== build 91 ==
==> flow/design.v <==
module my_fifo #(
                   parameter DATA_W           = 128      ,         
                   parameter DEPTH            = 16     ,         
                   parameter UPP_TH           = 4      ,         
                   parameter LOW_TH           = 2                
                )
                (
                   input                   clk         ,         
                   input                   rstn        ,         
                   input                   i_wren      ,         
                   input  [DATA_W - 1 : 0] i_wrdata    ,         
                   output                  o_alm_full  ,         
                   output                  o_full      ,         
                   input                   i_rden      ,         
                   output [DATA_W - 1 : 0] o_rddata    ,         
                   output                  o_alm_empty ,         
                   output                  o_empty               
                );
logic [DATA_W - 1        : 0] data_rg [DEPTH] ;         
logic [$clog2(DEPTH) - 1 : 0] wrptr_rg        ;         
logic [$clog2(DEPTH) - 1 : 0] rdptr_rg        ;         
logic [$clog2(DEPTH)     : 0] dcount_rg       ;         
logic                         wren_s          ;         
logic                         rden_s          ;         
logic                         full_s          ;         
logic                         empty_s         ;         
always @ (posedge clk) begin
   if (!rstn) begin      
      for (int i = 0; i < DEPTH; i++) begin
         data_rg[i] <= '0 ;
      end
      wrptr_rg  <= 0              ;
      rdptr_rg  <= 0              ;      
      dcount_rg <= 0              ;
   end
   else begin   
      if (wren_s) begin                          
         data_rg [wrptr_rg] <= i_wrdata ;         
         if (wrptr_rg == DEPTH - 1) begin
            wrptr_rg <= 0               ;         
         end
         else begin
            wrptr_rg <= wrptr_rg + 1    ;         
         end
      end
      if (rden_s) begin         
         if (rdptr_rg == DEPTH - 1) begin
            rdptr_rg <= 0               ;         
         end
         else begin
            rdptr_rg <= rdptr_rg + 1    ;         
         end
      end
      if (wren_s && !rden_s) begin                
         dcount_rg <= dcount_rg + 1 ;
      end                    
      else if (!wren_s && rden_s) begin           
         dcount_rg <= dcount_rg - 1 ;         
      end
   end
end
assign full_s      = (dcount_rg == DEPTH) ? 1'b1 : 0                ; 
assign empty_s     = (dcount_rg == 0    ) ? 1'b1 : 0                ;
assign wren_s      = i_wren & !full_s                               ;  
assign rden_s      = i_rden & !empty_s                              ;
assign o_full      = full_s                          ;
assign o_empty     = empty_s                                        ;
assign o_alm_full  = ((dcount_rg > UPP_TH) ? 1'b1 : 0)              ;
assign o_alm_empty = (dcount_rg < LOW_TH) ? 1'b1 : 0                ;  
assign o_rddata    = data_rg [rdptr_rg]                             ;   
endmodule
==> flow/config.mk <==
export PLATFORM = sky130hd
export DESIGN_NAME = my_fifo
export DESIGN_NICKNAME = my_fifo
export VERILOG_FILES = /design/flow/design.v
export SDC_FILE = /design/flow/constraint.sdc
export NUM_CORES = 4
export LEC_CHECK = 0
export CAP_MARGIN = 20
export CORE_MARGIN = 2
export CORE_UTILIZATION = 71
export PLACE_DENSITY = 0.6
export SLEW_MARGIN = 20
==> flow/constraint.sdc <==
create_clock -name core_clock -period 2.1 [get_ports {clk}]
set_input_delay 0.4200 -clock core_clock [delete_from_list [all_inputs] [get_ports {clk}]]
set_output_delay 0.4200 -clock core_clock [all_outputs]
set_load 0.01 [all_outputs]
run.sh (not shown) runs the stock make flow with config.mk's settings and CLKGATE_MAP_FILE=.
Although build 91 finished all stages, its layout failed final checks on negative setup slack.
Modified inputs, build 65 compared to build 91
-- flow/config.mk --
<<< build 91, line 11
export PLACE_DENSITY = 0.6
>>> build 65, line 11
export CTS_CLUSTER_DIAMETER = 375
export CTS_CLUSTER_SIZE = 25
<<< build 91, line 13
>>> build 65, line 14
export TNS_END_PERCENT = 5
==> flow/constraint.sdc <==
create_clock -name core_clock -period 2.47 [get_ports {clk}]
set_input_delay 0.4940 -clock core_clock [delete_from_list [all_inputs] [get_ports {clk}]]
set_output_delay 0.4940 -clock core_clock [all_outputs]
set_load 0.01 [all_outputs]
--- outcome ---
- Build 65: complete, dirty (negative setup slack)
- When build 65 is set beside build 91, its fraction of area in multi-input gates turns out to be 1.1 points larger.
- Measured against build 65, the wire length of build 91 comes out at 1.08 times the reference value.
- In the reports for build 91 and build 65, the smaller largest net degree at the start of global routing belongs to build 65.
Relative to build 65, the following input files were edited for build 48:
-- flow/config.mk --
<<< build 65, line 10
export CORE_UTILIZATION = 71
export CTS_CLUSTER_DIAMETER = 375
>>> build 48, line 10
export CORE_UTILIZATION = 70
<<< build 65, line 14
export TNS_END_PERCENT = 5
>>> build 48, line 13
## What came out
The layout from build 65, despite a flow that completed every stage, fails the layout checks, with the failing checks listed as negative setup slack.
Build 48 -> stages 100% | layout checks FAIL | negative setup slack
Delta (build 48 minus build 65): non-clock buffer count now sits higher, part of the power in combinational logic fell 2.9 points, post-route total power +about 15%, post-route standard cell area excluding fillers saw an increase, cell depth of the worst hold path comparable.
Taking build 65 as the reference point, the post-CTS setup buffer count of build 48 falls by 48.

========
// my_fifo: RTL as listed in full above, without the edits since
export LEC_CHECK = 0
export ABC_AREA = 1
export CAP_MARGIN = 20
export CELL_PAD_IN_SITES_DETAIL_PLACEMENT = 0
export CORE_ASPECT_RATIO = 0.75
export CORE_MARGIN = 2
export CORE_UTILIZATION = 69
export CTS_CLUSTER_SIZE = 78
export GPL_ROUTABILITY_DRIVEN = 1
export HOLD_SLACK_MARGIN = 0.26
export MIN_ROUTING_LAYER = met2
export PLACE_DENSITY_LB_ADDON = 0.28
export SETUP_SLACK_MARGIN = 0.28
export SLEW_MARGIN = 20
create_clock -name core_clock -period 3.45 [get_ports {clk}]
The first run never finished: it broke off in global routing (GRT-0183).
==> next run, changes <==
Settings changed: ABC_AREA 1 to not set, CELL_PAD_IN_SITES_DETAIL_PLACEMENT 0 to not set, CORE_ASPECT_RATIO 0.75 to not set, CORE_UTILIZATION 69 to 47, CTS_CLUSTER_SIZE 78 to not set, GPL_ROUTABILITY_DRIVEN 1 to not set, HOLD_SLACK_MARGIN 0.26 to not set, MIN_ROUTING_LAYER met2 to not set, PLACE_DENSITY set to 0.6, PLACE_DENSITY_LB_ADDON 0.28 to not set, SETUP_SLACK_MARGIN 0.28 to not set.
Clock period 3.45 ns to 4.44 ns, I/O delays scaled along.
The new run finished clean; die area rises by 42%; area after synthesis falls by 2.7%; synthesized cell count falls by 42%.
==> next run, changes <==
Settings changed: CAP_MARGIN 20 to 25, CELL_PAD_IN_SITES_DETAIL_PLACEMENT set to 1, CORE_ASPECT_RATIO set to 1.28, CORE_UTILIZATION 47 to 45, HOLD_SLACK_MARGIN set to -0.09, MAX_ROUTING_LAYER set to met4, PLACE_DENSITY 0.6 to not set, PLACE_DENSITY_LB_ADDON set to 0.04.
Clock period 4.44 ns to 3.72 ns, I/O delays scaled along.
Effect:
- With this change the flow reached the layout checks and failed them: negative setup slack
- final cell count is higher by 4.1%
- routed wire length rises by 13%
- sequential power rose by 19%
- worst setup slack loses 0.14 ns
- sequential share of layout area is lower by 2.8 points
==> next run, changes <==
Settings changed: ABC_AREA set to 1, CAP_MARGIN 25 to 20, CELL_PAD_IN_SITES_DETAIL_PLACEMENT 1 to not set, CORE_ASPECT_RATIO 1.28 to not set, CORE_UTILIZATION 45 to 72, CTS_CLUSTER_DIAMETER set to 365, CTS_CLUSTER_SIZE set to 14, HOLD_SLACK_MARGIN -0.09 to not set, MAX_ROUTING_LAYER met4 to not set, PLACE_DENSITY set to 0.65, PLACE_DENSITY_LB_ADDON 0.04 to not set, SETUP_SLACK_MARGIN set to -0.16.
Clock period 3.72 ns to 2.47 ns, I/O delays scaled along.
=> The new run finished with negative setup slack left. Power increases by 63%. Setup slack got worse by 0.79 ns. Die size decreases by 35%. Cell count increases by 35%. Wire length increases by 6.7%. Utilization increases by 34 points. Sequential share of layout area decreases by 2.2 points. Final area increases by 4.1%. First-iteration DRC count increases by 140%. Worst hold slack got worse by 0.24 ns. Global-route usage increases by 16 points.

========
// my_fifo: RTL as listed in full above, without the edits since
export LEC_CHECK = 0
export ABC_AREA = 1
export CAP_MARGIN = 0
export CORE_MARGIN = 2
export CORE_UTILIZATION = 72
export CTS_CLUSTER_DIAMETER = 93
export CTS_CLUSTER_SIZE = 10
export PLACE_DENSITY = 0.42
export SETUP_SLACK_MARGIN = 0.16
export SLEW_MARGIN = 20
create_clock -name core_clock -period 2.47 [get_ports {clk}]
The baseline completed and failed the layout checks on negative setup slack.
Then changed:
==> flow/config.mk (replaced) <==
export PLATFORM = sky130hd
export DESIGN_NAME = my_fifo
export DESIGN_NICKNAME = my_fifo
export VERILOG_FILES = /design/flow/design.v
export SDC_FILE = /design/flow/constraint.sdc
export NUM_CORES = 4
export LEC_CHECK = 0
export CAP_MARGIN = 20
export CORE_MARGIN = 2
export CORE_UTILIZATION = 70
export CTS_CLUSTER_SIZE = 86
export HOLD_SLACK_MARGIN = -0.09
export MAX_ROUTING_LAYER = met4
export PLACE_DENSITY = 0.6
export SETUP_SLACK_MARGIN = 0.41
export SLEW_MARGIN = 20
==> flow/constraint.sdc (replaced) <==
create_clock -name core_clock -period 4.25 [get_ports {clk}]
set_input_delay 0.8500 -clock core_clock [delete_from_list [all_inputs] [get_ports {clk}]]
set_output_delay 0.8500 -clock core_clock [all_outputs]
set_load 0.01 [all_outputs]
=> This time the run produced a clean layout; via count drops by 32%; setup slack gets better by 1100 ps; power drops by 49%; routed wire length drops by 18%; sequential cell count does not change; count of clock-buffer cells in the layout drops by 4.
Then changed:
==> flow/config.mk (replaced) <==
export PLATFORM = sky130hd
export DESIGN_NAME = my_fifo
export DESIGN_NICKNAME = my_fifo
export VERILOG_FILES = /design/flow/design.v
export SDC_FILE = /design/flow/constraint.sdc
export NUM_CORES = 4
export LEC_CHECK = 0
export CAP_MARGIN = 20
export CORE_MARGIN = 2
export CORE_UTILIZATION = 45
export PLACE_DENSITY = 0.6
export SLEW_MARGIN = 20
==> flow/constraint.sdc (replaced) <==
create_clock -name core_clock -period 4.44 [get_ports {clk}]
set_input_delay 0.8880 -clock core_clock [delete_from_list [all_inputs] [get_ports {clk}]]
set_output_delay 0.8880 -clock core_clock [all_outputs]
set_load 0.01 [all_outputs]
The changed run ran to the end with no violations.
Routed wire length rose by a few percent.
Count of clock-buffer cells in the layout rose by 13.
Global-route usage fell by 15 points.
Die size rose by well over a third.
First-iteration DRC count fell by a quarter to a third.
Total power fell by a few percent.
Setup slack degrades by 270 ps.
Sequential share of layout area rose by 0.84 points.
Final area fell slightly.
Critical path depth fell by 3.
Clock power barely changes.
Power is estimated from default activity; no workload was simulated.
